==> design/flow/design.v <==
module neuron_intra_Nbits #(
    parameter N = 16,
    parameter N_INPUTS = 16,
    parameter LOG_N_INPUTS = 4  
) (
    input  wire                         clk,
    input  wire                         rst,
    input  wire                         en,
    input  wire signed [N*N_INPUTS-1:0] W,     
    input  wire signed [N*N_INPUTS-1:0] X_N,   
    output reg signed [         N-1:0] Out
);
  wire signed [2*N*N_INPUTS-1:0] prod;
  wire signed [         N-1:0] act_out;
  genvar i;
  generate
    for (i = 0; i < N_INPUTS; i = i + 1) begin : mults
      wire signed [N-1:0] Wi;
      wire signed [N-1:0] Xi;
      assign Wi = W[i*N+:N];
      assign Xi = X_N[i*N+:N];
      assign prod[i*2*N+:2*N] = Wi * Xi;
    end
  endgenerate
  genvar j, k;
  generate
    for (j = 0; j < LOG_N_INPUTS; j = j + 1) begin : ADDER_TREE
      wire signed [2*N*(N_INPUTS >> (j+1))-1:0] sum_stage;
      if(j == 0) begin
        for (k = 0; k < (N_INPUTS >> (j+1)); k = k + 1) begin : STAGE0
          assign sum_stage[2*k*N+:2*N] = prod[2*k*2*N+:2*N] + prod[(2*k+1)*2*N+:2*N];
        end
      end else begin
        for (k = 0; k < (N_INPUTS >> (j+1)); k = k + 1) begin : STAGEJ
          assign sum_stage[2*k*N+:2*N] = ADDER_TREE[j-1].sum_stage[2*k*2*N+:2*N] + ADDER_TREE[j-1].sum_stage[(2*k+1)*2*N+:2*N];
        end
      end
    end
    wire signed [2*N-1:0] sum_all;
    assign sum_all = ADDER_TREE[LOG_N_INPUTS-1].sum_stage;
  endgenerate
  reg signed [2*N-1:0] acc;
  always @(posedge clk or posedge rst) begin
    if (rst) begin
		acc <= 0;
		Out <= 0;
	 end
    else if (en) begin
		acc <= sum_all;
		Out <= act_out;
	 end
  end
  localparam signed [N-1:0] MAX_VAL = {1'b0, {(N-1){1'b1}}};  
  assign act_out = (acc < 0) ? 0 : (acc > MAX_VAL) ? MAX_VAL : acc;
endmodule
==> design/flow/run.sh <==
#!/bin/bash
# the make line also repeats each setting of config.mk as NAME=value (left out here)
make -C /OpenROAD-flow-scripts/flow DESIGN_CONFIG=/design/flow/config.mk WORK_HOME=/design/flow/orfs CLKGATE_MAP_FILE= finish
==> design/flow/config.mk <==
export PLATFORM = sky130hd
export DESIGN_NAME = neuron_intra_Nbits
export DESIGN_NICKNAME = neuron_intra_Nbits
export VERILOG_FILES = /design/flow/design.v
export SDC_FILE = /design/flow/constraint.sdc
export NUM_CORES = 4
export LEC_CHECK = 0
export CAP_MARGIN = 20
export CELL_PAD_IN_SITES_DETAIL_PLACEMENT = 0
export CELL_PAD_IN_SITES_GLOBAL_PLACEMENT = 1
export CORE_MARGIN = 2
export CORE_UTILIZATION = 24
export CTS_CLUSTER_SIZE = 78
export GPL_ROUTABILITY_DRIVEN = 1
export GPL_TIMING_DRIVEN = 0
export HOLD_SLACK_MARGIN = -0.09
export MAX_ROUTING_LAYER = met4
export PLACE_DENSITY_LB_ADDON = 0.09
export SETUP_SLACK_MARGIN = 1.87
export SLEW_MARGIN = 20
export TNS_END_PERCENT = 35
==> design/flow/constraint.sdc <==
create_clock -name core_clock -period 18.2 [get_ports {clk}]
set_input_delay 3.6400 -clock core_clock [delete_from_list [all_inputs] [get_ports {clk}]]
set_output_delay 3.6400 -clock core_clock [all_outputs]
set_load 0.01 [all_outputs]
==> notes.md, run 1 <==
Implementation status.

- The count of port buffers added during placement is roughly 530.
- The start point of the worst min-delay path is acc[7]$_DFFE_PP0P_.
- The flow ran to the end and the layout has no timing, DRC or antenna violations.
- Warnings raised by the tools during the run amount to about 46.
- The number of endpoints failing setup at the final stage is 0.
- The final setup skew is a little under 0.009 ns.
- For hold timing, the worst endpoint is acc[7]$_DFFE_PP0P_.
- The floorplan step set the die height to roughly 820 µm.
- The parity-gate share of the synthesized area counting xor and xnor cells is 0.0134.
- The share of Yosys cell area claimed by the top area cell type is 0.639.
- Per Yosys stat, the portion of area used by sequential elements is 0.00761.
- The total standard cell area after synthesis is ~0.16 mm².
- The cell type with the largest total area after synthesis is sky130_fd_sc_hd__fa_1.
- The total routed wirelength is slightly above 700,000 µm.
- Based on the critical path, the design can be clocked at up to about 63 MHz.
- The routed layout has approximately 100k vias.
- The core area is roughly 0.65 mm².
- The cell at the slowest stage of the critical path is sky130_fd_sc_hd__clkdlybuf4s50_1.
- The simple-gate share of the synthesized area is 0.131.
- In the floorplan report the effective utilization is 0.241.
- The hold-critical path depth is 1.
- The via count of the first global-routing pass is roughly 120k.
- Entering global routing, the biggest net connects 44 pins.
- The start-to-end type of the worst setup path is input pin to register.
- In the synthesized netlist, the cells that appear most often are sky130_fd_sc_hd__inv_1, sky130_fd_sc_hd__fa_1, sky130_fd_sc_hd__nand2_1.
- The number of top-level pins is approximately 530.
- The leftover overflow at the end of global routing is 0.
- The flop and latch count out of synthesis is 48.
- Among all flip-flop cells after synthesis, the most frequent one is sky130_fd_sc_hd__dfrtp_1.
- In the final report, the number of hold violations comes to 0.
- The post-synthesis net count is approximately 23,000.
- The worst register-to-register path ends at Out[10]$_DFFE_PP0P_.
- The post-synth area from yosys stat is about 0.16 mm².
- The number of different library cells used by synthesis comes to 41.
- The initial antenna violation count came to roughly 77.
- The worst register-to-register path has a depth of 5.
- According to the CTS report, the clock sink count is approximately 48.
- For the pin with the worst max-slew slack, the measured transition is around 1.1 ns.
- TritonCTS built the clock tree.
- STA reports the tightest min-delay check as being of type register to register.
- The most common cell type on the critical path is sky130_fd_sc_hd__fa_1.
- In the final routed layout, each cell accounts on average for 28.5 µm.
- The total cells reported by yosys after synthesis is 16,236.
- The startpoint class of the critical path is an input pin.
- Along the critical path, the tally of buffer and inverter instances is 7.
- In this run the core area contains around 300 standard-cell rows.
- Sorting the synthesis cell report by count puts at the top sky130_fd_sc_hd__inv_1.
- The net count of the finished layout is about 23,000.
- In this design, the largest share of critical-path delay is due to adder cells.
- The die span in x is between 800 and 900 µm.
- The arrival time of data at the worst endpoint is listed as about 16 ns.
- The layout overhead on the synthesized area is 10.4%.
- Per the run summary, max-cap violations total 0.
- Counting along the longest clock path gives a buffer depth of 2.
- For the finished layout, the period the worst path requires is roughly 16 ns.
- The deepest level of the CTS H-tree is 2.
- The first global-routing pass estimated around 1,000,000 µm of wire.
- In the global route stage, overall resource usage came out at 0.227.
- The chip area is 0.665 mm².
- The clock edge transition at the registers on the reported setup and hold paths is about 0.08 ns.
- The count of antenna-violating nets left after detailed routing is 0.
- Pins over their slew limit in the final report were tallied at 0.
- The DRC violation total left in the routed layout is recorded as 0.
- The highest fanout seen on the critical path is 14.
- The CTS buffer count is 5.
- The launch point of the critical path was reported as X_N[208].
- The final weighted congestion in routability-driven placement is about 0.92.
- The worst max-slew margin expressed relative to the limit is 0.249.
- In this run, the synthesized area fraction spent on AND-OR/OR-AND gates is recorded as 0.00418.
- The mux cell area share after synthesis is 0.00185.
- The highest cell delay on the worst timing path is approximately 0.80 ns.
- Synthesis produced a netlist whose cell count is around 16,000.
- The tree is rooted in a sky130_fd_sc_hd__clkbuf_16.
- Of the total synthesized cell area, the portion taken by full adders, half adders and majority gates is 0.705.
- The logic depth of the worst path, buffers included is 34.
- As reported, the later end of the worst-skew pair has a clock insertion delay of approximately 0.33 ns.
- The length of the first detailed-routing pass in iterations is 5.
- The post-synthesis async set-or-reset flop share is 1.00.
- In this run, the number of DRC markers left after iteration 0 of detailed routing was around 5,300.
- The launching point of the worst reg2reg path is acc[19]$_DFFE_PP0P_.
- Post-route period utilization is reported as 0.877.
- The most critical setup path has its endpoint at acc[31]$_DFFE_PP0P_.
- The mean instance size in the synthesized netlist is between 9 and 10 µm².
- Counting the warning lines in the Yosys log gives 1.
- The final total negative setup slack is 0 ns.
- The number of enable-type register cells in the synthesized netlist is 0.
- The post-detailed-route via-to-cell ratio is around 4.1.
- The worst setup path is captured at a register.
- Of the combinational cells, the family taking the most area is adder cells.
- The worst-case reg-to-reg setup slack stands at 15.62 ns.
- The sum of net half-perimeters after detailed placement is 674,000 µm.
- The data required time reported for the critical path is about 18 ns.
- Ranked by total cell area, the synthesized netlist is headed by sky130_fd_sc_hd__fa_1, sky130_fd_sc_hd__inv_1, sky130_fd_sc_hd__and2_1.
- The number of fillers in the final layout is 71,301.
- Setup repair after global routing left no endpoint under its margin.
==> metal layers <==
metal / wire (µm) / vias up / share of wire / track usage
li1: - / 45171 / - / -
met1: 317000 / 57314 / 0.44 / 0.291
met2: 379000 / 1523 / 0.52 / 0.406
met3: 15800 / 240 / 0.022 / 0.0109
met4: 14700 / 0 / 0.020 / 0.0355
met5: 0 / - / 0 / -
==> cell type report <==
| type | instances | area (µm²) | area share |
|---|---|---|---|
| antenna | 41 | 103 | 0.000588 |
| buffer | 522 | 1960 | 0.0113 |
| clock buffer | 7 | 143 | 0.000818 |
| clock inverter | 1 | 7.51 | 0.0000430 |
| inverter | 5258 | 19700 | 0.113 |
| multi-input combinational | 10408 | 135000 | 0.774 |
| sequential | 48 | 1200 | 0.00689 |
| tap | 8671 | 10800 | 0.0622 |
| timing repair buffer | 531 | 5320 | 0.0305 |
==> metrics by stage <==
stage	cell area, µm²	worst slack (ns)	util	hold WS, ns	instances
final	174000	2.24	0.266	0.491	25487
after CTS	174000	1.90	0.266	0.495	25445
after global placement	174000	1.27	0.266	0.466	25436
after global routing	174000	1.88	0.266	0.524	25468
after detailed placement	174000	1.39	0.266	0.479	25437
after floorplan	158000	4.57	-	0.454	16236
==> repair_timing <==
action                                  4_1_cts  5_1_grt
endpoints found under the setup margin        1        1
buffers inserted                              0        1
hold buffers                                  0        0
resized                                       3        7
pin swaps                                     0        0
==> inputs of run 2 (changes only) <==
- ABC_AREA: unset -> 1
- CAP_MARGIN: 20 -> 15
- CORE_UTILIZATION: 24 -> 58
- CTS_CLUSTER_SIZE: 78 -> unset
- GPL_TIMING_DRIVEN: 0 -> unset
- HOLD_SLACK_MARGIN: -0.09 -> unset
- MAX_ROUTING_LAYER: met4 -> met5
- PLACE_DENSITY_LB_ADDON: 0.09 -> unset
- SETUP_SLACK_MARGIN: 1.87 -> 0.49
- TNS_END_PERCENT: 35 -> unset
- clock period: 18.2 -> 10.6 ns (I/O delays scaled with it)
==> run 2 against run 1 <==
  * Critical path depth up 1
  * Highest routed layer is now met5
  * Final cell count down 3.3%
  * Cell area up 13%
  * Count of clock-buffer cells in the layout down 2
  * The layout now fails its checks (negative setup slack)
  * Critical endpoint is now acc[28]$_DFFE_PP0P_
  * Largest cell class unchanged
  * Setup slack worse by 3.2 ns
  * Synthesized cell count up 16%
  * Global-route usage up 18 points
==> notes.md, run 2 <==
Implementation status.

- The total standard cell area after synthesis is 0.162 mm².
- The detail route stage leaves a number of antenna-violating nets equal to 0.
- Prior to clock tree synthesis, the placed netlist has a worst setup slack of -1.75 ns.
- The layout report lists the combined flip-flop and latch area as roughly 0.0012 mm².
- The initial antenna violation count is 34.
- Setup repair after global routing could not meet its margin everywhere.
- The cell chosen for the clock root is sky130_fd_sc_hd__clkbuf_16.
- For this run, the number of Yosys warnings is 1.
- The final report lists a non-filler cell total of 24,657.
- The share of Yosys cell area claimed by the top area cell type is 0.621.
- Static timing analysis puts the maximum clock frequency at slightly below 90 MHz.
- The worst reg-to-reg path cell count is 4.
- sky130_fd_sc_hd__inv_1 is the most common cell in the netlist.
- The flop and latch count out of synthesis is approximately 48.
- The detailed-route via count is between 100k and 150k.
- In the setup report, the worst path falls into the class input pin to register.
- The critical path runs through a total of 35 cells.
- The mux cell area share after synthesis is 0.
- The worst setup path is captured at a register.
- Among the non-sequential cells, adder cells take the most area.
- Hold repair after CTS inserted 0 buffers.
- The later pin in the worst-skew pair is clocked with a latency of ~0.34 ns.
- Post-synthesis, Yosys gives the total cell area as around 0.16 mm².
- The max capacitance violation total is 0.
- According to the floorplan report, the total die area is 0.284 mm².
- The number of warnings reported in the stage logs is roughly 52.
- The cell at the slowest stage of the critical path is sky130_fd_sc_hd__fa_2.
- The clock edge transition at the registers on the reported setup and hold paths is around 0.090 ns.
- By area the synthesized netlist is led by sky130_fd_sc_hd__fa_1, sky130_fd_sc_hd__inv_1, sky130_fd_sc_hd__nand2_1.
- The most common cell type on the critical path is sky130_fd_sc_hd__fa_2.
- The y dimension of the die is about 530 µm.
- The worst register-to-register path ends at Out[12]$_DFFE_PP0P_.
- The initial core utilization is 0.582.
- The worst register-to-register path begins at acc[28]$_DFFE_PP0P_.
- Counting every sink on the clock net gives 48.
- The fraction of the mapped netlist area in adder cells is 0.685.
- The script logs the ratio of routed vias to standard cells as approximately 5.1.
- The pin count of the biggest net entering global routing is about 54.
- Looking at the max-slew report, the worst-margin pin has a slew of 1.04 ns.
- The final period utilization is 1.09.
- The maximum clock path buffer count is 2.
- Of the total synthesized cell area, the portion taken by AND-OR and OR-AND cells is 0.00334.
- After synthesis, the most frequently instantiated cells are sky130_fd_sc_hd__inv_1, sky130_fd_sc_hd__fa_1, sky130_fd_sc_hd__nand2_1.
- Data on the critical path arrives at its endpoint at between 10 and 15 ns.
- The worst max-slew margin expressed relative to the limit is 0.302.
- The highest fanout seen on the critical path is 8.
- The checks that failed were negative setup slack.
- The multi-input combinational cells in the finished layout cover a total of between 0.1 and 0.15 mm².
- Of the synthesized area, sequential elements account for 0.00739.
- In the final layout, the fill cell count is 22,288.
- The core region is approximately 0.28 mm².
- The number of placed instances, taps included, is about 24,000.
- The cell type with the largest total area after synthesis is sky130_fd_sc_hd__fa_1.
- The hold-critical path depth is 2.
- Setup total negative slack on the finished layout was measured at -15.38 ns.
- The parity-gate share of the synthesized area counting xor and xnor cells is 0.00731.
- The horizontal die dimension reported for this design is roughly 530 µm.
- The final cell utilization of the core is 0.706.
- The mean instance size in the synthesized netlist is between 8 and 9 µm².
- The startpoint of the worst setup timing path is W[255].
- In the Yosys report the total cell count is about 19,000.
- The number of different library cells used by synthesis comes to 36.
- Of the total synthesized cell area, the portion taken by AND, OR, NAND and NOR gates is 0.112.
- The timing report notes that buffer and inverter cells on the critical path total 11.
- Looking at the hold checks, the worst path lands on acc[2]$_DFFE_PP0P_.
- In this run the layout overhead on the synthesized area is reported as 21.2%.
- The average detailed-routed wire length per instance is approximately 23 µm.
- Looking at the clock tree report, the H-tree level count equals 2.
- The via count of the first global-routing pass came to roughly 130k.
- The count of final hold-check violations is 0.
- The end of the critical path is acc[28]$_DFFE_PP0P_.
- Synthesis produced a netlist with a net count of around 25,000.
- The placement summary gives the final routability congestion estimate as ~1.1.
- The min-delay analysis places its worst path in the category register to register.
- The final layout contains approximately 27,000 nets.
- The total routed wirelength is ~580,000 µm.
- The number of endpoints failing setup at the final stage is 23.
- The first routing iteration left 10,333 violations.
- The post-synth count of flops with an enable pin is 0.
- In the routed design, unresolved DRC markers number 0.
- During placement, the flow inserted port buffers numbering between 500 and 600.
- For this run, the total global-route usage over all layers was measured as 0.412.
- The highest cell delay on the worst timing path is 0.65 ns.
- Counting every instance in the synthesized netlist gives 18,842.
- The length of the first detailed-routing pass in iterations is 10.
- The final critical delay including setup and external delays is ~12 ns.
- According to the timing report, the data required time at the worst endpoint equals between 10 and 15 ns.
- The most used flip-flop cell after synthesis is sky130_fd_sc_hd__dfrtp_1.
- Row generation in the floorplan step produced about 190 rows.
- The slack of the worst reg-to-reg path is 7.45 ns.
- The CTS tree is yes.
- The cell family contributing the most delay on the critical path is adder cells.
- The sum of net half-perimeters after detailed placement is 509,000 µm.
- Across the routed clock network, the largest skew measured is 0.0187 ns.
- The final-report max-slew violation count is 0.
- Per the TritonCTS log, the buffer count is 5.
- Across all setup checks in the final design, the least slack found is -0.938 ns.
- Per the synth stats, the proportion of register bits with asynchronous set or reset is 1.00.
- Per the GRT congestion report, total overflow comes to 0.
- The first-pass GRT wire length is roughly 850,000 µm.
- The number of top-level pins is between 500 and 600.
- The run finished, with violations left.
- STA classifies the critical path startpoint as an input pin.
- The start point of the worst min-delay path is acc[2]$_DFFE_PP0P_.
-- run 2: layer usage --
layer | GRT usage | vias up | wire [µm]
li1 | - | 53805 | -
met1 | 0.532 | 63998 | 209000
met3 | 0.0679 | 1281 | 52000
met4 | 0.285 | 10 | 52100
met5 | 0 | - | 65
met2 | 0.643 | 5996 | 262000
-- run 2: stage by stage --
| step | hold slack [ns] | area (µm²) |
|---|---|---|
| final | 0.477 | 197000 |
| after global routing | 0.506 | 197000 |
| after detailed placement | 0.463 | 188000 |
| after CTS | 0.481 | 192000 |
| after global placement | 0.452 | 188000 |
| after floorplan | 0.437 | 164000 |
-- run 2: layout make-up --
| type | count | share of cell area |
|---|---|---|
| repair inverters | 1 | 0.0000381 |
| flip-flops and latches | 48 | 0.00610 |
| diodes | 19 | 0.000241 |
| well taps | 3724 | 0.0237 |
| repair buffers | 2934 | 0.155 |
| clock inverters | 3 | 0.0000953 |
| multi-input cells | 10767 | 0.677 |
| inverters | 7156 | 0.137 |
| clock buffers | 5 | 0.000635 |
-- run 2: timing repair --
item,CTS,global route
endpoints found under the setup margin,27,28
gates cloned,10,50
setup buffers,187,259
gates resized,841,997
hold endpoints to repair,0,0
pin swaps,478,578
==> inputs of run 3 (changes only) <==
- ABC_AREA: 1 -> unset
- CAP_MARGIN: 15 -> 0
- CELL_PAD_IN_SITES_DETAIL_PLACEMENT: 0 -> unset
- CELL_PAD_IN_SITES_GLOBAL_PLACEMENT: 1 -> unset
- CORE_ASPECT_RATIO: unset -> 1.97
- CORE_MARGIN: 2 -> 9
- CORE_UTILIZATION: 58 -> 50
- CTS_CLUSTER_DIAMETER: unset -> 339
- GPL_ROUTABILITY_DRIVEN: 1 -> 0
- MAX_ROUTING_LAYER: met5 -> unset
- PLACE_DENSITY: unset -> 0.58
- SETUP_SLACK_MARGIN: 0.49 -> unset
- clock period: 10.6 -> 15.8 ns (I/O delays scaled with it)
==> run 3 against run 2 <==
  * The run now finishes clean
  * Clock skew is 0.0039 ns lower
  * Synthesized cell count shrank 14%
  * Critical path depth is 1 lower
  * Flip-flop count unchanged
  * Hold slack gained 0.0088 ns
==> notes.md, run 3 <==
Implementation status.

- The flow ran to the end and the layout has no timing, DRC or antenna violations.
- Buffers added to address setup during post-CTS repair amount to 0.
- The script logs the mean routed wire length per placed instance as just under 30 µm.
- Setup repair after global routing left no endpoint under its margin.
- Looking at the reg2reg group, the worst path ends at Out[9]$_DFFE_PP0P_.
- In this run the worst hold path is classified as register to register.
- The tool warning count is between 40 and 50.
- On the final layout, the worst clock skew is 0.0148 ns.
- Of the combinational cells, the family taking the most area is adder cells.
- From synthesis to final layout, the design area changed by 6.88%.
- The highest clock rate this design can be run at is roughly 67 MHz.
- Pin placement for this block handled about 530 I/O pins.
- After layout, the worst setup slack is approximately 0.98 ns.
- In this run, CTS created clock tree buffers numbering 5.
- The y dimension of the die is 807 µm.
- The critical path maximum fanout is 16.
- Dividing the synthesized area by the synthesized cell count gives 9.73 µm².
- The synthesis report lists the Yosys warning total as 1.
- The post-place setup slack is 0.683 ns.
- The via count of the first global-routing pass is around 130k.
- The cell chosen for the clock root is sky130_fd_sc_hd__clkbuf_16.
- The post-detailed-route via-to-cell ratio is 5.37.
- The final critical delay including setup and external delays is ~15 ns.
- The slew at the pin closest to its max-slew limit is between 1 and 1.5 ns.
- The final total negative setup slack is 0 ns.
- The final-report max-slew violation count is 0.
- The highest cell delay on the worst timing path is approximately 0.94 ns.
- The count of final hold-check violations is 0.
- STA lists the startpoint of the worst register-to-register path as acc[30]$_DFFE_PP0P_.
- The tightest hold margin is 0.486 ns.
- The fraction of the mapped netlist area in adder cells is 0.705.
- The count of cell types in the netlist is ~40.
- The register share after synthesis is 0.00761.
- For the worst-skew pair, the clock arrives at the later sink with an insertion delay of around 0.34 ns.
- For the worst min-delay path, the startpoint reported by OpenROAD is Out[2]$_DFFE_PP0P_.
- The region available for standard cell placement spans about 0.31 mm².
- The critical path arrival is ~15 ns.
- The number of enable-type register cells in the synthesized netlist is 0.
- The count of port buffers added during placement is 530.
- The detailed router placed ~110k vias in this run.
- The total clock sinks is ~48.
- Per the CTS log, the maximum H-tree level is 2.
- The worst reg-to-reg path cell count is 5.
- Of the post-synthesis cell area, the dominant cell type holds 0.639.
- The first-pass GRT wire length is 872,000 µm.
- The logic depth of the worst path, buffers included is 34.
- The required time at the worst endpoint is listed as 16.02 ns.
- In this run the deepest clock path goes through 2 buffers.
- The count of antenna-violating nets left after detailed routing is 0.
- The chip occupies 0.338 mm².
- The count of cells resized by post-cts repair is 0.
- The sort of element at the end of the critical path is a register.
- The simple-gate share of the synthesized area is 0.131.
- The wire length recorded after detailed routing is between 600,000 and 700,000 µm.
- The startpoint class of the critical path is an input pin.
- According to the finish report, the design has a final net count of approximately 23,000.
- The global-route usage over all layers is 0.367.
- The number of cells produced by synthesis is approximately 16,000.
- Counting instances, the worst hold path has a depth of 2.
- The final cell area excluding filler cells is 0.169 mm².
- The initial antenna violation count is ~90.
- The clock edge transition at the registers on the reported setup and hold paths is 0.08 ns.
- The sum of net half-perimeters after detailed placement is approximately 560,000 µm.
- The number of placement rows is approximately 290.
- The placed standard-cell area is approximately 0.17 mm².
- After detailed routing, the number of remaining DRC violations is 0.
- The cell with the most instances after synthesis is sky130_fd_sc_hd__inv_1.
- The synthesized netlist has a Yosys-reported chip area of roughly 0.16 mm².
- The parity-gate share of the synthesized area counting xor and xnor cells is 0.0134.
- The pin count of the biggest net entering global routing is ~49.
- The flop and latch count out of synthesis is approximately 48.
- The worst-case max-slew headroom was logged as 0.150.
- The cell type with the largest total area after synthesis is sky130_fd_sc_hd__fa_1.
- The floorplan step records an initial core utilization of 0.502.
- For this run, the final setup violation count is recorded as 0.
- By area the synthesized netlist is led by sky130_fd_sc_hd__fa_1, sky130_fd_sc_hd__inv_1, sky130_fd_sc_hd__and2_1.
- The kind of cell adding the most delay to the critical path is adder cells.
- The total cells reported by yosys after synthesis is ~16,000.
- In the hold report, the worst path ends at Out[2]$_DFFE_PP0P_.
- The number of buffers inserted by hold repair at cts is 0.
- Summing all multiplexer cells gives an area fraction of 0.00185.
- The report counts max-capacitance violations totalling 0.
- The largest individual stage delay along the critical path comes from the cell sky130_fd_sc_hd__clkdlybuf4s50_1.
- Looking at the setup timing report, the critical path kind is input pin to register.
- The post-synthesis async set-or-reset flop share is 1.00.
- The most used flip-flop cell after synthesis is sky130_fd_sc_hd__dfrtp_1.
- The final period utilization is 0.938.
- The capture point of the critical path was reported as acc[31]$_DFFE_PP0P_.
- The number of buffer and inverter instances along the worst setup path is 7.
- In this design, the critical path's most frequently occurring cell is sky130_fd_sc_hd__fa_1.
- The total standard cell area after synthesis is about 0.16 mm².
- The first routing iteration left roughly 6,000 violations.
- The die span in x is 418 µm.
- The net count after synthesis is 22,621.
- The slack of the worst reg-to-reg path is around 14 ns.
- The final report gives the core utilization as 0.537.
- The critical path starts at X_N[112].
- After synthesis, the most frequently instantiated cells are sky130_fd_sc_hd__inv_1, sky130_fd_sc_hd__fa_1, sky130_fd_sc_hd__nand2_1.
- The length of the first detailed-routing pass in iterations is 6.
- TritonCTS built the clock tree.
- The global route stage reports its total congestion overflow as 0.
- The AND-OR/OR-AND share of the synthesized area is 0.00418.
[run 3: layout make-up]
cell class                 instances  area (µm²)
antenna                           55         138
clock buffer                       5         125
clock inverter                     3        68.8
fill                           29358      146000
inverter                        5258       19700
multi-input combinational      10408      135000
sequential                        48        1200
tap                             4074        5100
timing repair buffer             812        7390
[run 3: through the flow]
| step | std cells |
|---|---|
| 2_1_floorplan | 16236 |
| 3_3_place_gp | 20600 |
| 3_5_place_dp | 20600 |
| 4_1_cts | 20608 |
| 5_1_grt | 20615 |
| 6_report | 20663 |
[run 3: per-layer routing]
metal / up-vias / share of wire / global-route usage
met1: 59062 / 0.27 / 0.317
met5: - / 0.00053 / 0
li1: 44661 / - / -
met2: 4603 / 0.52 / 0.662
met4: 48 / 0.15 / 0.415
met3: 2519 / 0.054 / 0.0639
==> inputs of run 4 (changes only) <==
- CAP_MARGIN: 0 -> 40
- CORE_ASPECT_RATIO: 1.97 -> unset
- CORE_MARGIN: 9 -> 2
- CORE_UTILIZATION: 50 -> 72
- CTS_CLUSTER_DIAMETER: 339 -> unset
- GPL_ROUTABILITY_DRIVEN: 0 -> unset
- PLACE_DENSITY: 0.58 -> unset
- SETUP_SLACK_MARGIN: unset -> -0.63
- clock period: 15.8 -> 8.71 ns (I/O delays scaled with it)
==> run 4 against run 3 <==
  * Now fails the layout checks on negative setup slack
  * Count of clock-buffer cells in the layout unchanged
  * Highest routed layer unchanged
  * Largest cell class unchanged
  * Final cell count up 0.61%
  * First-iteration DRC count up 80%
  * Area after synthesis unchanged
  * Setup slack worse by 3.8 ns
==> notes.md, run 4 <==
Implementation status.

- The final worst-path setup slack is -2.82 ns.
- The post-synthesis net count is about 23,000.
- The post-synth area from yosys stat is roughly 0.16 mm².
- Max fanout on the critical path was recorded as 6.
- The insertion delay at the late pin of the worst-skew pair is roughly 0.32 ns.
- The post-synth register bit count is roughly 48.
- The worst min-delay path class is register to register.
- The average detailed-routed wire length per instance is 25.5 µm.
- The via count of the first global-routing pass came to 132,871.
- The max capacitance violation total is 0.
- The count of cell types in the netlist is a little over 40.
- For the final routed database, the setup TNS stands at -59.80 ns.
- The finished layout reports a core utilization of 0.835.
- The deepest level of the CTS H-tree is 2.
- The total cells reported by yosys after synthesis is 16,236.
- The violation tally from detailed-route iteration zero is between 10,000 and 15,000.
- Data arrives at the worst endpoint at between 10 and 15 ns.
- STA lists the startpoint of the worst register-to-register path as acc[19]$_DFFE_PP0P_.
- The parity-gate share of the synthesized area counting xor and xnor cells is 0.0134.
- The report gives the cell count of the worst hold path as 2.
- The count of nets after finishing is ~24,000.
- The first-pass GRT wire length is between 700,000 and 800,000 µm.
- The routed design could run at a clock period as short as 11.53 ns.
- The sum of net half-perimeters after detailed placement is between 400,000 and 500,000 µm.
- From left edge to right edge, the die measures 472 µm.
- The initial core utilization is 0.726.
- For this run, asynchronously set or reset flops after synthesis account for 1.00.
- The DRC violation total left in the routed layout is recorded as 0.
- The clock drives roughly 48 sinks.
- The chip area is between 0.2 and 0.25 mm².
- According to the I/O placement log, the pin count is roughly 530.
- The area growth from synthesis to layout is 15.0%.
- The worst register-to-register path has a depth of 5.
- Among the non-sequential cells, adder cells take the most area.
- The initial antenna violation count is 28.
- The most common cell type on the critical path is sky130_fd_sc_hd__fa_1.
- According to the timing report, the critical path is launched from W[191].
- The number of enable-type register cells in the synthesized netlist is 0.
- The mux cell area share after synthesis is 0.00185.
- In the routed layout, each cell is associated on average with a via count of about 5.7.
- The cell chosen for the clock root is sky130_fd_sc_hd__clkbuf_16.
- Clock tree synthesis inserted a total of 5 buffers.
- The pin count of the biggest net entering global routing is ~49.
- In this run the tool buffered the top-level ports with 530 buffer cells.
- The start point of the worst min-delay path is Out[4]$_DFFE_PP0P_.
- The AND-OR/OR-AND share of the synthesized area is 0.00418.
- The layout has 12,901 filler cells.
- The count of antenna-violating nets left after detailed routing is 0.
- The final period utilization is 1.32.
- The worst max-slew margin expressed relative to the limit is 0.398.
- The slew at the pin closest to its max-slew limit is around 0.9 ns.
- The share of the Yosys chip area taken by registers is 0.00761.
- The highest cell delay on the worst timing path is 0.70 ns.
- The mean instance size in the synthesized netlist is between 9 and 10 µm².
- The final weighted congestion in routability-driven placement is 1.14.
- Total global-route track usage over all layers is 0.493.
- The cell area that synthesis handed to floorplanning was between 0.15 and 0.2 mm².
- The final-report max-slew violation count is 0.
- For this run, the top clock speed supported by timing is just under 90 MHz.
- The core area is approximately 0.22 mm².
- After synthesis, the most frequently instantiated cells are sky130_fd_sc_hd__inv_1, sky130_fd_sc_hd__fa_1, sky130_fd_sc_hd__nand2_1.
- The worst setup path is launched from an input pin.
- The sort of element at the end of the critical path is a register.
- The flow ran to the end, but the layout failed its checks.
- Measured along the y axis, the die boundary spans 472 µm.
- Along the critical path, the tally of buffer and inverter instances is 9.
- The predominant post-synthesis flop cell is sky130_fd_sc_hd__dfrtp_1.
- Hold analysis lists the worst path endpoint as Out[4]$_DFFE_PP0P_.
- The end of the critical path is acc[31]$_DFFE_PP0P_.
- The fraction of the mapped netlist area in adder cells is 0.705.
- The CTS tree is yes.
- The cell type with the largest total area after synthesis is sky130_fd_sc_hd__fa_1.
- Global routing finished with a remaining overflow of 0.
- The endpoint identified for the worst register-to-register timing path is Out[2]$_DFFE_PP0P_.
- The number of placement rows is 171.
- The main area contributors are sky130_fd_sc_hd__fa_1, sky130_fd_sc_hd__inv_1, sky130_fd_sc_hd__and2_1.
- The simple-gate share of the synthesized area is 0.131.
- Per the CTS log, the buffer count on the longest clock path is 2.
- The share of Yosys cell area claimed by the top area cell type is 0.639.
- The data required time of the critical path is a little under 9 ns.
- The number of endpoints failing setup at the final stage is 29.
- The timing report gives the worst reg2reg path a setup slack of 6.91 ns.
- The number of buffers inserted by hold repair at cts is 0.
- On the critical path the largest part of the delay comes from adder cells.
- The clock edge transition at the registers on the reported setup and hold paths is about 0.070 ns.
- Summed over all layers, the routed wires come to around 530,000 µm.
- The length of the first detailed-routing pass in iterations is 8.
- The total number of yosys warnings is 1.
- In the final run the clock tree shows a worst skew of between 0.01 and 0.015 ns.
- The count of final hold-check violations is 0.
- The tightest hold margin is 0.489 ns.
- The synthesized netlist handed to floorplanning was reported with a cell count of ~16,000.
- By startpoint and endpoint, the worst setup path is classified as input pin to register.
- The checks that failed were negative setup slack.
- The detailed-route via count is 118,461.
- Setup repair after global routing could not meet its margin everywhere.
- The tool warning count is 51.
- Per the OpenROAD timing report, the critical path contains 36 cells.
- The largest individual stage delay along the critical path comes from the cell sky130_fd_sc_hd__fa_2.
- The post-place setup slack is -3.72 ns.
- The cell with the most instances after synthesis is sky130_fd_sc_hd__inv_1.
run 4: area by class of cell:
| cell class | instances | area, µm² | share of cell area |
|---|---|---|---|
| clock inverters | 2 | 60.1 | 0.000331 |
| repair buffers | 2197 | 19500 | 0.107 |
| flip-flops and latches | 48 | 1200 | 0.00661 |
| multi-input cells | 10408 | 137000 | 0.756 |
| inverters | 5258 | 19800 | 0.109 |
| clock buffers | 5 | 125 | 0.000689 |
| diodes | 17 | 42.5 | 0.000234 |
| well taps | 2854 | 3570 | 0.0197 |
run 4: stage by stage:
stage	cells	instance area [µm²]
6_report	20789	182000
3_5_place_dp	20795	180000
2_1_floorplan	16236	159000
4_1_cts	20773	181000
5_1_grt	20777	182000
3_3_place_gp	20793	180000
run 4: metal layers:
layer,part of all wire,vias to the layer above,global-route usage
met1,0.31,60658,0.580
met5,0.00042,-,0
li1,-,47417,-
met3,0.11,2590,0.117
met2,0.46,7770,0.774
met4,0.12,26,0.415
run 4: timing repair:
item,in CTS,in global routing
endpoints found under the hold margin,0,0
buffers inserted,36,108
cloned,3,15
gates resized,727,1546
endpoints found under the setup margin,28,29
pin swaps,208,594
==> inputs of run 5 (changes only) <==
- ABC_AREA: unset -> 1
- CAP_MARGIN: 40 -> 20
- CTS_CLUSTER_DIAMETER: unset -> 199
- CTS_CLUSTER_SIZE: unset -> 95
- PLACE_DENSITY: unset -> 0.42
- SETUP_SLACK_MARGIN: -0.63 -> unset
- TNS_END_PERCENT: unset -> 15
- clock period: 8.71 -> 6.52 ns (I/O delays scaled with it)
==> run 5 against run 4 <==
  * Still fails the layout checks on negative setup slack
  * Final cell count up 13%
  * Count of clock-buffer cells in the layout up 1
  * Cell area up 3.7%
  * Die size up 2.9%
  * First-iteration DRC count up 17%
  * Critical path type unchanged
  * Critical endpoint is now acc[30]$_DFFE_PP0P_
==> notes.md, run 5 <==
Implementation status.

- Setup repair after global routing could not meet its margin everywhere.
- The final-report max-slew violation count is 0.
- Per the timing report, the most critical flop-to-flop path finishes at Out[7]$_DFFE_PP0P_.
- The mean instance size in the synthesized netlist is roughly 8.6 µm².
- Summed over all failing endpoints, the final setup total negative slack is -111.01 ns.
- The number of enable-type register cells in the synthesized netlist is 0.
- The overall die size recorded for this design is 0.229 mm².
- The detailed-route via count is ~130k.
- The highest fanout seen on the critical path is 5.
- The total routed wirelength is ~520,000 µm.
- The predominant post-synthesis flop cell is sky130_fd_sc_hd__dfrtp_1.
- The post-synth area from yosys stat is roughly 0.16 mm².
- Per the hold report, the tightest min-delay path originates at acc[0]$_DFFE_PP0P_.
- Of the total synthesized cell area, the portion taken by AND, OR, NAND and NOR gates is 0.112.
- At the pin with the least slew margin, the transition time is about 1.1 ns.
- The cell at the slowest stage of the critical path is sky130_fd_sc_hd__fa_2.
- The DRC violation total left in the routed layout is recorded as 0.
- The number of placement rows is 174.
- Counting the buffers created by CTS gives 5.
- STA shows the worst reg2reg path with a cell count of 4.
- The final report lists the setup-violating endpoint count as 30.
- The count of nets after finishing is approximately 27,000.
- Port buffering added 530 buffers.
- On the critical path the largest part of the delay comes from adder cells.
- The layout overhead on the synthesized area is 15.9%.
- The length of the first detailed-routing pass in iterations is 10.
- Per STA, the endpoint of the critical path is acc[30]$_DFFE_PP0P_.
- The final cell utilization of the core is 0.838.
- Along the worst hold path, the cell count comes to 2.
- The number of cells produced by synthesis is roughly 19,000.
- After layout, the minimum clock period comes to roughly 11 ns.
- Of the post-synthesis cell area, the dominant cell type holds 0.621.
- The register share after synthesis is 0.00739.
- The routing usage on met1 is 0.608.
- By count the netlist is led by sky130_fd_sc_hd__inv_1, sky130_fd_sc_hd__fa_1, sky130_fd_sc_hd__nand2_1.
- The run finished, with violations left.
- The number of buffers and inverters on the critical path is 9.
- The maximum clock path buffer count is 2.
- Nets still carrying antenna violations after routing amount to 0.
- STA classifies the critical path startpoint as an input pin.
- The initial antenna violation count is 22.
- Looking at the worst setup and hold paths, the clock pins of their registers show a slew of 0.08 ns.
- The critical path arrival is ~11 ns.
- The worst setup path is captured at a register.
- The final setup skew is 0.00938 ns.
- The tool warning count is around 52.
- The fraction of met3 tracks used by global routing is 0.140.
- For reference, the most critical setup path is categorized as input pin to register.
- Looking at the global route congestion table, the highest-usage layer is met2.
- Warnings reported by Yosys during synthesis add up to 1.
- The data required time of the critical path is just under 7 ns.
- The tree is rooted in a sky130_fd_sc_hd__clkbuf_16.
- The largest total area in the synthesized netlist belongs to sky130_fd_sc_hd__fa_1.
- The sum of net half-perimeters after detailed placement is 468,000 µm.
- The most common cell type on the critical path is sky130_fd_sc_hd__fa_1.
- Total global-route track usage over all layers is 0.478.
- The initial core utilization is 0.723.
- After detailed routing, the average wire length per cell comes to ~22 µm.
- The main combinational cell family by area after synthesis is adder cells.
- For this block, the initial DRC count from the detailed router was between 10,000 and 15,000.
- The number of top-level pins is ~530.
- Before any placement, the netlist area is recorded as approximately 0.16 mm².
- Per the synth log, the flip-flop and latch total comes to ~48.
- Measured along the y axis, the die boundary spans approximately 480 µm.
- The total clock sinks is roughly 48.
- Per the OpenROAD floorplan log, the area of the core is approximately 0.22 mm².
- The parity-gate share of the synthesized area counting xor and xnor cells is 0.00731.
- The post-synthesis async set-or-reset flop share is 1.00.
- Counting every net in the synthesized netlist gives around 25,000.
- Of the post-synthesis cell area, the part taken by muxes is 0.
- The highest cell delay on the worst timing path is just over 0.7 ns.
- The deepest level of the CTS H-tree is 2.
- The first global-routing pass estimated between 800,000 and 900,000 µm of wire.
- In the final report, the number of hold violations comes to 0.
- The post-detailed-route via-to-cell ratio is 5.39.
- Headroom to the max-slew limit came out at 0.235.
- The slack of the worst reg-to-reg path is between 3 and 4 ns.
- The max capacitance violation total is 0.
- The via count of the first global-routing pass was about 140k.
- The count of cell types in the netlist is 36.
- The AND-OR/OR-AND share of the synthesized area is 0.00334.
- The startpoint of the worst setup timing path is X_N[196].
- The die is 479 µm wide.
- The main area contributors are sky130_fd_sc_hd__fa_1, sky130_fd_sc_hd__inv_1, sky130_fd_sc_hd__nand2_1.
- The placement summary gives the final routability congestion estimate as between 1 and 1.5.
- The launching point of the worst reg2reg path is acc[20]$_DFFE_PP0P_.
- The type recorded for the worst min-delay path is register to register.
- The path with the worst hold slack has its endpoint at acc[0]$_DFFE_PP0P_.
- After filler insertion, the fill cell instance count of the layout stands at roughly 14,000.
- The insertion delay at the late pin of the worst-skew pair is ~0.33 ns.
- The post-place setup slack is -5.02 ns.
- Per the synthesis report, the adder-cell share of the synthesized area is 0.685.
- The final period utilization is 1.67.
- The final timing report gives a worst setup slack of -4.37 ns.
- After synthesis, the design contains 18,842 cells according to Yosys.
- On met2, the global router reports a usage of 0.716.
- In the post-synthesis netlist, the cell with the most instances is sky130_fd_sc_hd__inv_1.
- The CTS tree is yes.
- Entering global routing, the biggest net connects 55 pins.
- Walking the critical path from launch to capture passes 35 cell instances.
- A clean result was blocked by negative setup slack.
- The maximum clock frequency is ~90 MHz.
- The leftover overflow at the end of global routing is 0.
==> run 5: metrics by stage <==
stage,instances,instance area (µm²),hold slack (ns)
2_1_floorplan,18842,163000,0.437
3_3_place_gp,23273,186000,0.453
3_5_place_dp,23273,186000,0.461
4_1_cts,23401,188000,0.478
5_1_grt,23438,188000,0.495
6_report,23444,188000,0.481
==> run 5: layer usage <==
layer / vias to the layer above / part of all wire
met5: - / 0.000034
met4: 2 / 0.092
met3: 1927 / 0.13
met2: 8326 / 0.44
met1: 63178 / 0.33
li1: 52839 / -
==> run 5: repair_timing <==
item,4_1_cts,5_1_grt
buffers inserted,115,24
cloned,7,3
resized,597,124
hold buffers,0,0
pin swaps,290,109
setup endpoints to repair,30,30
==> run 5: final cells by class <==
cell class	instances	area, µm²	area share
well taps	2992	3740	0.0199
diodes	17	42.5	0.000226
flip-flops and latches	48	1200	0.00638
repair inverters	2	10.0	0.0000531
inverters	7156	26900	0.143
clock inverters	2	38.8	0.000206
repair buffers	2454	24000	0.128
clock buffers	6	139	0.000737
multi-input cells	10767	132000	0.702
==> inputs of run 6 (changes only) <==
- CAP_MARGIN: 20 -> 15
- CELL_PAD_IN_SITES_DETAIL_PLACEMENT: unset -> 0
- CELL_PAD_IN_SITES_GLOBAL_PLACEMENT: unset -> 0
- CORE_UTILIZATION: 72 -> 65
- CTS_CLUSTER_DIAMETER: 199 -> unset
- CTS_CLUSTER_SIZE: 95 -> 23
- GPL_ROUTABILITY_DRIVEN: unset -> 1
- MAX_ROUTING_LAYER: unset -> met4
- PLACE_DENSITY: 0.42 -> unset
- SETUP_SLACK_MARGIN: unset -> 1.49
- TNS_END_PERCENT: 15 -> unset
- clock period: 6.52 -> 10.4 ns (I/O delays scaled with it)
==> run 6 against run 5 <==
  * Still fails the layout checks on negative setup slack
  * Sequential share of layout area is essentially flat
  * Via count shrank 0.38%
  * Cell area grew 3.4%
  * Die size grew 11%
  * Non-clock buffer count grew 390
  * Count of clock-buffer cells in the layout grew 2
==> notes.md, run 6 <==
Implementation status.

- The flow ran to the end, but the layout failed its checks.
- The violated checks flagged are negative setup slack.
- STA classifies the critical path startpoint as an input pin.
- Of the post-synthesis cell area, the dominant cell type holds 0.621.
- The first routing iteration left roughly 12,000 violations.
- Yosys mapped a number of flops with a built-in enable equal to 0.
- The logic depth of the worst path, buffers included is 36.
- Looking at the max-slew report, the worst-margin pin has a slew of 1.34 ns.
- The die is 504 µm wide.
- The start point of the worst min-delay path is acc[1]$_DFFE_PP0P_.
- The highest cell delay on the worst timing path is ~0.59 ns.
- The most common cell type on the critical path is sky130_fd_sc_hd__fa_2.
- The total clock sinks is about 48.
- The main combinational cell family by area after synthesis is adder cells.
- The cell-mix breakdown from Yosys lists the XOR/XNOR area share as 0.00731.
- The worst-case max-slew headroom was logged as 0.0997.
- The initial antenna violation count was 28.
- Yosys reports the multiplexer fraction of the synthesized area as 0.
- At the end of routability-driven placement, the weighted congestion stood at around 1.1.
- The hold-critical path depth is 2.
- For hold timing, the worst endpoint is acc[1]$_DFFE_PP0P_.
- The post-detailed-route via-to-cell ratio is ~5.2.
- Yosys attributes the largest share of cell area to sky130_fd_sc_hd__fa_1, sky130_fd_sc_hd__inv_1, sky130_fd_sc_hd__nand2_1.
- The total cells reported by yosys after synthesis is about 19,000.
- The core region is between 0.2 and 0.25 mm².
- The register share after synthesis is 0.00739.
- Counting instances in the post-synthesis netlist gives the leading cell types as sky130_fd_sc_hd__inv_1, sky130_fd_sc_hd__fa_1, sky130_fd_sc_hd__nand2_1.
- In this run, the synthesized area fraction spent on AND-OR/OR-AND gates is recorded as 0.00334.
- The first-pass GRT wire length is 809,000 µm.
- The count of final hold-check violations is 0.
- Once detailed placement completed, the half-perimeter wirelength came to around 470,000 µm.
- Per the TritonCTS log, the buffer count is 5.
- Buffers placed on the I/O ports in this run total approximately 530.
- TritonCTS built the clock tree.
- The total overflow left after global routing is 0.
- For the worst flop-to-flop path, the logic depth is 4.
- Looking at the clock tree report, the root buffer type is sky130_fd_sc_hd__clkbuf_16.
- In this run, the synthesized area fraction spent on and/or/nand/nor cells is recorded as 0.112.
- Compared with the post-synthesis result, the final layout area differs by 19.9%.
- STA reports a reg2reg setup slack of roughly 7 ns.
- The floorplan has between 150 and 200 rows.
- In this run the tools logged warnings totalling 51.
- The min-delay analysis places its worst path in the category register to register.
- Derived from the worst setup path, the maximum achievable clock frequency is between 80 and 90 MHz.
- The critical path ends at acc[30]$_DFFE_PP0P_.
- On the final layout, the worst hold slack is 0.472 ns.
- The placed standard-cell area is 0.186 mm².
- Once synthesis finished, the tally of register bits stood at between 40 and 50.
- The final critical delay including setup and external delays is between 10 and 15 ns.
- The capture point of the worst register-to-register path is recorded as Out[11]$_DFFE_PP0P_.
- Setup repair after global routing could not meet its margin everywhere.
- The deepest level of the CTS H-tree is 2.
- The number of top-level pins is 531.
- The detailed-route via count is between 100k and 150k.
- The average detailed-routed wire length per instance is 22.0 µm.
- The via count of the first global-routing pass came to around 140k.
- Of all cell types, the one taking the most synthesized area is sky130_fd_sc_hd__fa_1.
- The final period utilization is 1.10.
- The final total negative setup slack is -16.83 ns.
- After synthesis, the share of flip-flops with an asynchronous set or reset is 1.00.
- In this run the maximum-capacitance check reported violations numbering 0.
- Dividing the synthesized area by the synthesized cell count gives 8.62 µm².
- The y dimension of the die is ~500 µm.
- In this run, the synthesized area fraction spent on adder and majority cells is recorded as 0.685.
- The final-report max-slew violation count is 0.
- The sort of element at the end of the critical path is a register.
- For this run, the leading register cell type out of synthesis is sky130_fd_sc_hd__dfrtp_1.
- The global-route usage over all layers is 0.445.
- According to the finish report, the design has a final net count of between 20,000 and 30,000.
- The number of cells produced by synthesis is about 19,000.
- The routed design has 532,000 µm of wire.
- The clock reaches the later pin of the worst-skew pair after 0.33 ns.
- The start-to-end type of the worst setup path is input pin to register.
- Once layout is complete, the utilization of the core stands at 0.784.
- The startpoint of the worst setup timing path is X_N[247].
- The pin count of the biggest net entering global routing is 54.
- The length of the first detailed-routing pass in iterations is 6.
- Per the CTS log, the buffer count on the longest clock path is 2.
- In the CTS report, the clock slew at the register clock pins of the worst setup and hold paths is listed as roughly 0.080 ns.
- After detailed routing, the number of remaining DRC violations is 0.
- Post-synthesis, Yosys gives the total cell area as about 0.16 mm².
- The final cell area excluding filler cells is approximately 0.2 mm².
- Per STA, the worst path accumulates the most delay in the family adder cells.
- Synthesis produced a netlist with a net count of between 20,000 and 30,000.
- The cell at the slowest stage of the critical path is sky130_fd_sc_hd__fa_2.
- Per the post-run analysis, buffers plus inverters along the critical path come to 10.
- The chip area is ~0.25 mm².
- Across all setup checks in the final design, the least slack found is -1.04 ns.
- The count of antenna-violating nets left after detailed routing is 0.
- The highest fanout seen on the critical path is 7.
- The launching point of the worst reg2reg path is acc[20]$_DFFE_PP0P_.
- The total standard cell area after synthesis is 0.162 mm².
- Between clock sinks in the finished design, the worst skew comes to 0.0108 ns.
- For this run, the number of Yosys warnings is 1.
- The most common cell in the synthesized netlist is sky130_fd_sc_hd__inv_1.
- Data on the critical path arrives at its endpoint at about 12 ns.
- According to the timing report, the data required time at the worst endpoint equals between 10 and 15 ns.
- The synthesized netlist contains 36 unique library cells.
- The final report lists the setup-violating endpoint count as 23.
- For this configuration, the core starts out at a cell density of 0.653.
[run 6: final cells by class]
cell class	instances	area (µm²)
Clock buffer	8	146
Tap cell	3330	4170
Fill cell	17464	53800
Sequential cell	48	1200
Multi-Input combinational cell	10767	134000
Antenna cell	25	62.6
Inverter	7156	26900
Timing Repair Buffer	2844	28600
Timing Repair inverter	3	20.0
[run 6: repair_timing]
| action | 4_1_cts | 5_1_grt |
|---|---|---|
| hold buffers | 0 | 0 |
| hold endpoints to repair | 0 | 0 |
| setup buffers | 231 | 180 |
| gates cloned | 17 | 34 |
| endpoints found under the setup margin | 29 | 29 |
| pin swaps | 535 | 562 |
| resized | 1053 | 1135 |
[run 6: metrics by stage]
step	worst slack [ns]	cells
2_1_floorplan	-0.655	18842
3_3_place_gp	-2.05	23686
3_5_place_dp	-2.04	23686
4_1_cts	-1.08	23942
5_1_grt	-1.32	24180
6_report	-1.04	24181
[run 6: routing by layer]
layer  up-vias  global-route usage  part of all wire
li1      53666                   -                 -
met1     63929               0.582              0.36
met2      6819               0.653              0.45
met3      1372              0.0951              0.11
met4         0               0.248             0.078
met5         -                   -                 0
==> inputs of run 7 (changes only) <==
- ABC_AREA: 1 -> unset
- CELL_PAD_IN_SITES_DETAIL_PLACEMENT: 0 -> unset
- CELL_PAD_IN_SITES_GLOBAL_PLACEMENT: 0 -> unset
- CORE_UTILIZATION: 65 -> 72
- CTS_CLUSTER_DIAMETER: unset -> 379
- CTS_CLUSTER_SIZE: 23 -> 60
- GPL_ROUTABILITY_DRIVEN: 1 -> unset
- HOLD_SLACK_MARGIN: unset -> 0.27
- MAX_ROUTING_LAYER: met4 -> unset
- PLACE_DENSITY: unset -> 0.65
- SETUP_SLACK_MARGIN: 1.49 -> -0.64
- clock period: 10.4 -> 8.8 ns (I/O delays scaled with it)
==> run 7 against run 6 <==
  * The layout still fails its checks (negative setup slack)
  * Area after synthesis is 2.8% lower
  * Flip-flop count stayed put
  * Critical path depth stayed put
  * Cell area is 6.9% lower
  * Setup slack worse by 1.7 ns
  * Final cell count is 14% lower
  * Non-clock buffer count is 614 lower
  * Sequential share of layout area hardly changed
  * Global-route usage is 6.7 points higher
  * Utilization is 5.0 points higher
  * Critical path type unchanged
  * Highest routed layer is now met5
==> notes.md, run 7 <==
Implementation status.

- The via count of the first global-routing pass came to roughly 140k.
- The slew at the pin closest to its max-slew limit is 1.11 ns.
- The arrival time of data at the worst endpoint is listed as around 12 ns.
- The later pin in the worst-skew pair is clocked with a latency of between 0.3 and 0.4 ns.
- The cell-mix breakdown from Yosys lists the compound-gate area share as 0.00418.
- The final worst-path setup slack is -2.77 ns.
- STA classifies the critical path endpoint as a register.
- Failing layout checks were recorded as negative setup slack.
- The final critical delay including setup and external delays is approximately 12 ns.
- The post-detailed-route via-to-cell ratio is approximately 5.8.
- Counting instances in the post-synthesis netlist gives the leading cell types as sky130_fd_sc_hd__inv_1, sky130_fd_sc_hd__fa_1, sky130_fd_sc_hd__nand2_1.
- Per the gpl log, the routability congestion estimate is approximately 1.1.
- The violation tally from detailed-route iteration zero is 11,676.
- For this run the aggregate overflow at the end of global routing stands at 0.
- Counting along the longest clock path gives a buffer depth of 2.
- The average detailed-routed wire length per instance is approximately 26 µm.
- For this run, design rule violations remaining after detail routing come to 0.
- The gate-level netlist out of Yosys references 41 unique cell types.
- The worst min-delay path class is register to register.
- The start point of the worst min-delay path is Out[4]$_DFFE_PP0P_.
- The number of cells produced by synthesis is about 16,000.
- The share of Yosys cell area claimed by the top area cell type is 0.639.
- The number of top-level pins is ~530.
- The worst setup path is of the input pin to register kind.
- The first global-routing pass estimated a little over 800,000 µm of wire.
- The clock edge transition at the registers on the reported setup and hold paths is approximately 0.070 ns.
- The launching point of the worst reg2reg path is acc[19]$_DFFE_PP0P_.
- The total standard cell area after synthesis is between 0.15 and 0.2 mm².
- The fraction of the mapped netlist area in adder cells is 0.705.
- In this run the worst setup path terminates at acc[29]$_DFFE_PP0P_.
- The initial antenna violation count is 33.
- The cell at the slowest stage of the critical path is sky130_fd_sc_hd__fa_2.
- The layout overhead on the synthesized area is 14.9%.
- Summed over all layers, the routed wires come to 548,000 µm.
- The first detailed-routing pass ran for 9 iterations.
- The number of nets handed over by synthesis was around 23,000.
- Synthesis inferred around 48 register bits.
- The post-synth area from yosys stat is about 0.16 mm².
- In the final layout, flip-flops and latches occupy 0.00120 mm².
- The simple-gate share of the synthesized area is 0.131.
- Once detail routing completed, the nets flagged for antenna violations numbered 0.
- Sorting the synthesis cell report by count puts at the top sky130_fd_sc_hd__inv_1.
- In the final report, the number of pins over their slew limit comes to 0.
- The number of enable-type register cells in the synthesized netlist is 0.
- The detailed router placed ~120k vias in this run.
- For reference, the final report shows the hold violation count at 0.
- The endpoint of the worst hold path is reported as Out[4]$_DFFE_PP0P_.
- STA lists the maximum fanout along the critical path as 5.
- The worst max-slew margin expressed relative to the limit is 0.260.
- The main combinational cell family by area after synthesis is adder cells.
- The initial core utilization is 0.726.
- The timing report notes that buffer and inverter cells on the critical path total 11.
- The chip area is between 0.2 and 0.25 mm².
- The CTS log lists the clock sinks for this run as 48.
- OpenROAD emitted warnings numbering approximately 51.
- TritonCTS created 5 clock buffers.
- Sorting the Yosys area breakdown by cell type puts at the top sky130_fd_sc_hd__fa_1.
- The maximum clock frequency is 86.5 MHz.
- Looking at the clock tree report, the root buffer type is sky130_fd_sc_hd__clkbuf_16.
- Per the CTS log, the maximum H-tree level is 2.
- The global-route usage over all layers is 0.512.
- The startpoint class of the critical path is an input pin.
- The mux cell area share after synthesis is 0.00185.
- After routing, the total negative slack on setup checks comes to -56.79 ns.
- The run reported a max-capacitance violation count of 0.
- Per the timing report, the most critical flop-to-flop path finishes at Out[2]$_DFFE_PP0P_.
- For the worst flop-to-flop path, the logic depth is 4.
- Yosys attributes the largest share of cell area to sky130_fd_sc_hd__fa_1, sky130_fd_sc_hd__inv_1, sky130_fd_sc_hd__and2_1.
- In this run the vertical extent of the chip is between 400 and 500 µm.
- The post-synthesis async set-or-reset flop share is 1.00.
- Buffers inserted to repair hold after CTS numbered 0.
- Counting buffers and inverters, the worst setup path is 36 cells deep.
- The final report lists the setup-violating endpoint count as 29.
- The synth_stat.txt file lists the number of cells as 16,236.
- The synthesis report lists the Yosys warning total as 1.
- At the worst endpoint, the required time is 9.00 ns.
- The sum of net half-perimeters after detailed placement is 477,000 µm.
- Setup repair after global routing could not meet its margin everywhere.
- The flow ran to the end, but the layout failed its checks.
- According to the floorplan log, the row count is 171.
- The hold-critical path depth is 2.
- In the final design database the tool counted 24,336 nets.
- After filler insertion, the fill cell instance count of the layout stands at 12,620.
- The final setup skew is between 0.01 and 0.015 ns.
- The predominant post-synthesis flop cell is sky130_fd_sc_hd__dfrtp_1.
- The most numerous cell type found on the critical path is sky130_fd_sc_hd__fa_1.
- The parity-gate share of the synthesized area counting xor and xnor cells is 0.0134.
- In this run the horizontal extent of the chip is around 470 µm.
- Measured on the finished design, the core utilization comes to 0.834.
- Per STA, the startpoint of the critical path is X_N[157].
- The highest cell delay on the worst timing path is slightly below 0.7 ns.
- The area taken by multi-input combinational cells is reported as around 0.14 mm².
- Entering global routing, the biggest net connects 49 pins.
- The kind of cell adding the most delay to the critical path is adder cells.
- The register share after synthesis is 0.00761.
- In this run the mean area of a mapped cell was 9.73 µm².
- Per the placement log, port buffering inserted about 530 buffers.
- TritonCTS built the clock tree.
- The setup check on the worst reg-to-reg path leaves a slack of roughly 6.3 ns.
- The final period utilization is 1.31.
- The region available for standard cell placement spans approximately 0.22 mm².
run 7: layout make-up:
class	instances	area share
timing repair buffer	2230	0.106
clock inverter	2	0.000331
sequential	48	0.00662
inverter	5258	0.109
clock buffer	5	0.000690
multi-input combinational	10408	0.758
tap	2854	0.0197
antenna	13	0.000179
run 7: through the flow:
step	cell area [µm²]	hold slack [ns]	worst slack [ns]	cells
final	181000	0.491	-2.77	20818
after global routing	181000	0.512	-2.94	20807
after CTS	181000	0.490	-2.70	20780
after detailed placement	180000	0.474	-3.57	20775
after global placement	180000	0.465	-3.47	20775
after floorplan	159000	0.454	-2.28	16236
run 7: layer usage:
metal / up-vias / GRT usage / wire length, µm
li1: 47496 / - / -
met5: - / 0.00433 / 172
met3: 3052 / 0.126 / 62400
met4: 26 / 0.474 / 70100
met2: 8579 / 0.791 / 249000
met1: 61243 / 0.591 / 167000
run 7: repair_timing:
item	CTS	global route
resized	2039	665
pin swaps	560	363
buffers inserted	153	42
gates cloned	16	5
endpoints found under the setup margin	28	28
